==> 03-02 <==
==> flow/design.v <==
module top#(parameter m = 7)(
    input clk,
    input signed [m-1:0]noise_in,
    output reg signed [2*m-1:0]filter_out
);
    localparam signed [m-1:0] tap0 = 5;
    localparam signed [m-1:0] tap1 = 8;
    localparam signed [m-1:0] tap2 = 11;
    localparam signed [m-1:0] tap3 = 15;
    localparam signed [m-1:0] tap4 = 17;
    localparam signed [m-1:0] tap5 = 18;
    localparam signed [m-1:0] tap6 = 17;
    localparam signed [m-1:0] tap7 = 15;
    localparam signed [m-1:0] tap8 = 11;
    localparam signed [m-1:0] tap9 = 8;
    localparam signed [m-1:0] tap10 = 5;
    reg signed [m-1:0] register_0;
    reg signed [m-1:0] register_1;
    reg signed [m-1:0] register_2;
    reg signed [m-1:0] register_3;
    reg signed [m-1:0] register_4;
    reg signed [m-1:0] register_5;
    reg signed [m-1:0] register_6;
    reg signed [m-1:0] register_7;
    reg signed [m-1:0] register_8;
    reg signed [m-1:0] register_9;
    always@(posedge clk) begin
        register_0 <= noise_in;
        register_1 <= register_0;
        register_2 <= register_1;
        register_3 <= register_2;
        register_4 <= register_3;
        register_5 <= register_4;
        register_6 <= register_5;
        register_7 <= register_6;
        register_8 <= register_7;
        register_9 <= register_8;  
        filter_out <=  noise_in * tap0 +
                            register_0 * tap1 +
                            register_1 * tap2 +
                            register_2 * tap3 +
                            register_3 * tap4 +
                            register_4 * tap5 +
                            register_5 * tap6 +
                            register_6 * tap7 +
                            register_7 * tap8 +
                            register_8 * tap9 +
                            register_9 * tap10;
    end
endmodule
==> flow/run.sh <==
#!/bin/bash
# the make line also repeats each setting of config.mk as NAME=value (left out here)
make -C /OpenROAD-flow-scripts/flow DESIGN_CONFIG=/design/flow/config.mk WORK_HOME=/design/flow/orfs CLKGATE_MAP_FILE= finish
==> flow/config.mk <==
export PLATFORM = sky130hd
export DESIGN_NAME = top
export DESIGN_NICKNAME = top
export VERILOG_FILES = /design/flow/design.v
export SDC_FILE = /design/flow/constraint.sdc
export NUM_CORES = 4
export LEC_CHECK = 0
export CAP_MARGIN = 20
export CORE_MARGIN = 2
export CORE_UTILIZATION = 40
export CTS_CLUSTER_DIAMETER = 288
export GPL_TIMING_DRIVEN = 0
export SETUP_SLACK_MARGIN = 2.35
export SLEW_MARGIN = 0
==> flow/constraint.sdc <==
create_clock -name core_clock -period 10.0 [get_ports {clk}]
set_input_delay 2.0000 -clock core_clock [delete_from_list [all_inputs] [get_ports {clk}]]
set_output_delay 2.0000 -clock core_clock [all_outputs]
set_load 0.01 [all_outputs]
==> 11-03 (differences from 03-02) <==
==> flow/config.mk (replaced) <==
export PLATFORM = sky130hd
export DESIGN_NAME = top
export DESIGN_NICKNAME = top
export VERILOG_FILES = /design/flow/design.v
export SDC_FILE = /design/flow/constraint.sdc
export NUM_CORES = 4
export LEC_CHECK = 0
export CAP_MARGIN = 20
export CORE_MARGIN = 2
export CORE_UTILIZATION = 26
export CTS_CLUSTER_DIAMETER = 318
export CTS_CLUSTER_SIZE = 93
export PLACE_DENSITY = 0.66
export SLEW_MARGIN = 35
export TNS_END_PERCENT = 20
==> 08-26 (differences from 03-02) <==
==> flow/config.mk (replaced) <==
export PLATFORM = sky130hd
export DESIGN_NAME = top
export DESIGN_NICKNAME = top
export VERILOG_FILES = /design/flow/design.v
export SDC_FILE = /design/flow/constraint.sdc
export NUM_CORES = 4
export LEC_CHECK = 0
export ABC_AREA = 1
export CAP_MARGIN = 20
export CORE_MARGIN = 2
export CORE_UTILIZATION = 72
export CTS_CLUSTER_DIAMETER = 98
export PLACE_DENSITY = 0.79
export SLEW_MARGIN = 20
==> flow/constraint.sdc (replaced) <==
create_clock -name core_clock -period 5.51 [get_ports {clk}]
set_input_delay 1.1020 -clock core_clock [delete_from_list [all_inputs] [get_ports {clk}]]
set_output_delay 1.1020 -clock core_clock [all_outputs]
set_load 0.01 [all_outputs]
==> qor summary <==
item	03-02	08-26	11-03
Met3 routed WL	309 um	890 um	418 um
Outcome	finished clean	finished with violations	finished clean
Reasons for failing layout checks	-	setup timing	-
Final worst setup slack	2.41 ns	-1.23 ns	1.45 ns
Buffers outside the clock class	35	123	21
Floorplan core area	0.0226 mm^2	0.0127 mm^2	0.0353 mm^2
Number of well taps	285	172	461
Crit path to	filter_out[11]	filter_out[13]	filter_out[13]
Data arrival time of the worst path	7.86 ns	6.99 ns	8.78 ns
Fraction of the mapped netlist area in simple logic gates	1.38%	4.47%	1.38%
Met2 layer usage reported by global route	28.0%	65.9%	18.1%
Mean instance size in the synthesized netlist	11.1 um^2	10.4 um^2	11.1 um^2
Placer congestion estimate	0.801	0.879	0.786
Arithmetic-cell share of the synthesized area counting full adders, half adders and majority gates	62.3%	61.1%	62.3%
Placed cell count	1143	1190	1317

---

==> v11: inputs <==
// top: RTL as listed in full above, without the edits since
clock: 5.94 ns
lec_check: 0
abc_area: 1
cap_margin: 5
core_margin: 2
core_utilization: 72
cts_cluster_diameter: 223
cts_cluster_size: 100
setup_slack_margin: 0.67
slew_margin: 20
run.sh (not shown) runs the stock make flow with config.mk's settings and CLKGATE_MAP_FILE=.
==> v30: changes against v11 <==
CAP_MARGIN = 20   (was 5)
CELL_PAD_IN_SITES_DETAIL_PLACEMENT = 1   (was unset)
CELL_PAD_IN_SITES_GLOBAL_PLACEMENT = 3   (was unset)
CORE_ASPECT_RATIO = 1.86   (was unset)
CORE_UTILIZATION = 44   (was 72)
CTS_CLUSTER_DIAMETER = 94   (was 223)
CTS_CLUSTER_SIZE = 43   (was 100)
GPL_ROUTABILITY_DRIVEN = 1   (was unset)
MAX_ROUTING_LAYER = met4   (was unset)
MIN_ROUTING_LAYER = met2   (was unset)
SETUP_SLACK_MARGIN = unset   (was 0.67)
SLEW_MARGIN = 0   (was 20)
==> flow/constraint.sdc (replaced) <==
create_clock -name core_clock -period 12.5 [get_ports {clk}]
set_input_delay 2.5000 -clock core_clock [delete_from_list [all_inputs] [get_ports {clk}]]
set_output_delay 2.5000 -clock core_clock [all_outputs]
set_load 0.01 [all_outputs]
==> comparison table <==
| quantity | v30 | v11 |
|---|---|---|
| Result of the run | no timing/DRC/antenna violations | finished with violations |
| Reasons for failing layout checks | - | setup timing |
| Destination of the worst register-to-register timing path | filter_out[13] | filter_out[12] |
| Initial cell density of the core | 0.4449 | 0.7411 |
| Area of all placed cells without fillers | 0.01026 sq mm | 0.01092 sq mm |
| Total die size | 0.02267 sq mm | 0.01403 sq mm |
| Final WL | 22520 microns | 19920 microns |
| Met3 layer usage reported by global route | 0.3299 | 0.04681 |
| Slew HR | 0.5927 | 0.7248 |
| Avg WL per Cell | 18.66 microns | 16.81 microns |
| Fin Clk Skew | 11.93 ps | 11.12 ps |
| Critical register-to-register path startpoint | register_2[6] | register_2[3] |
| Global-route wire length before repair | 37060 microns | 33510 microns |
| Number of warning messages in the logs | 41 | 44 |
| Vias after detailed routing | 7651 | 5902 |
| Core box area | 0.02119 sq mm | 0.01272 sq mm |
| Clock buffer count in the final layout | 9 | 10 |
| Endpoint arrival time on the critical path | 9360 ps | 6950 ps |
| Postcts setup bufs | 0 | 4 |
| Unrepaired setup endpoints after global routing | no | yes |
| Global placer's final weighted congestion | 0.8443 | 0.8775 |
| Seq area share | 0.1639 | 0.1540 |
| Combinational cell area excluding buffers and inverters | 0.006459 sq mm | 0.006678 sq mm |

---

==> inputs of run a <==
// top: RTL as listed in full above, without the edits since
Settings: LEC_CHECK=0, ABC_AREA=1, CAP_MARGIN=5, CORE_MARGIN=2, CORE_UTILIZATION=72, CTS_CLUSTER_DIAMETER=280, CTS_CLUSTER_SIZE=22, SETUP_SLACK_MARGIN=-0.3, SLEW_MARGIN=20; clock period 4.87 ns.
==> run b: changes against run a <==
- ABC_AREA: 1 -> default
- CAP_MARGIN: 5 -> 20
- CORE_ASPECT_RATIO: default -> 1.2
- CORE_UTILIZATION: 72 -> 44
- CTS_CLUSTER_DIAMETER: 280 -> 54
- CTS_CLUSTER_SIZE: 22 -> 20
- PLACE_DENSITY: default -> 0.66
- SETUP_SLACK_MARGIN: -0.3 -> default
- SLEW_MARGIN: 20 -> 15
==> flow/constraint.sdc (replaced) <==
create_clock -name core_clock -period 10.0 [get_ports {clk}]
set_input_delay 2.0000 -clock core_clock [delete_from_list [all_inputs] [get_ports {clk}]]
set_output_delay 2.0000 -clock core_clock [all_outputs]
set_load 0.01 [all_outputs]
==> impl_metrics.yaml <==
# flow metrics
run_status:
  status: "failed layout checks"
  failed_checks: "setup timing"
sta:
  setup_violations: 11
  setup_slack_ns: -1.73
Source of the figures above: run a

==> impl_metrics.yaml <==
# flow metrics
placed_design:
  dp_slack_ns: 1.07
run_status:
  status: "complete, no violations"
setup_path:
  start_kind: "primary input"
  crit_path_max_fanout: 5
global_routing:
  overflow: 0
synth:
  synthArstFlopShare_pct: 0
  ys_seq_share_pct: 18.2
sta:
  setup_violations: 0
cts:
  cts_buffer_depth: 2
Source of the figures above: run b


---

==> inputs of harbor <==
Starts from the design.v that is shown in full above.
export LEC_CHECK = 0
export ABC_AREA = 1
export CAP_MARGIN = 20
export CORE_MARGIN = 2
export CORE_UTILIZATION = 72
export CTS_CLUSTER_SIZE = 88
export HOLD_SLACK_MARGIN = 0.3
export PLACE_DENSITY = 0.78
export SETUP_SLACK_MARGIN = 0.04
export SLEW_MARGIN = 20
create_clock -name core_clock -period 3.35 [get_ports {clk}]
==> inputs of onyx, as changes to harbor <==
==> flow/config.mk (replaced) <==
export PLATFORM = sky130hd
export DESIGN_NAME = top
export DESIGN_NICKNAME = top
export VERILOG_FILES = /design/flow/design.v
export SDC_FILE = /design/flow/constraint.sdc
export NUM_CORES = 4
export LEC_CHECK = 0
export CAP_MARGIN = 20
export CORE_MARGIN = 2
export CORE_UTILIZATION = 40
export SLEW_MARGIN = 20
==> flow/constraint.sdc (replaced) <==
create_clock -name core_clock -period 8.6 [get_ports {clk}]
set_input_delay 1.7200 -clock core_clock [delete_from_list [all_inputs] [get_ports {clk}]]
set_output_delay 1.7200 -clock core_clock [all_outputs]
set_load 0.01 [all_outputs]
==> qor summary <==
|  | onyx | harbor |
|---|---|---|
| Status | no timing/DRC/antenna violations | finished with violations |
| Reasons for failing layout checks | - | setup timing |
| Number of distinct library cells after synthesis | 26 | 22 |
| Tapcells | 285 | 172 |
| Finish-stage setup viols | 0 | 12 |
| Via/cell ratio | 4.30 | 5.12 |
| Number of placed instances, taps included | 1143 | 1204 |
| Worst slack on hold paths | 0.351 ns | 0.347 ns |
| Clock tree cell share of total cell area | 0.0282 | 0.0290 |
| Fin Clk Skew | 0.0128 ns | 0.00958 ns |
| Reg-to-reg setup timing slack | 1.68 ns | -3.01 ns |
| Non-clk buf share | 0.0223 | 0.0945 |
| Post-DP Area | 9830 sq um | 10700 sq um |
| Final worst-path cycle share | 0.940 | 1.90 |
| Clock Latency Late Sink | 0.34 ns | 0.36 ns |
| Worst Max-Slew Pin Slew | 0.530 ns | 0.489 ns |
| Maximum fanout encountered on the critical timing path | 3 | 5 |
| DIE HEIGHT | 156 um | 118 um |
| Drt total wl | 16.0 mm | 22.5 mm |
| Utilization after layout | 0.447 | 0.889 |
| Amount of wire on met3 after detailed routing | 254 um | 783 um |
| Top-area cell share | 0.402 | 0.395 |
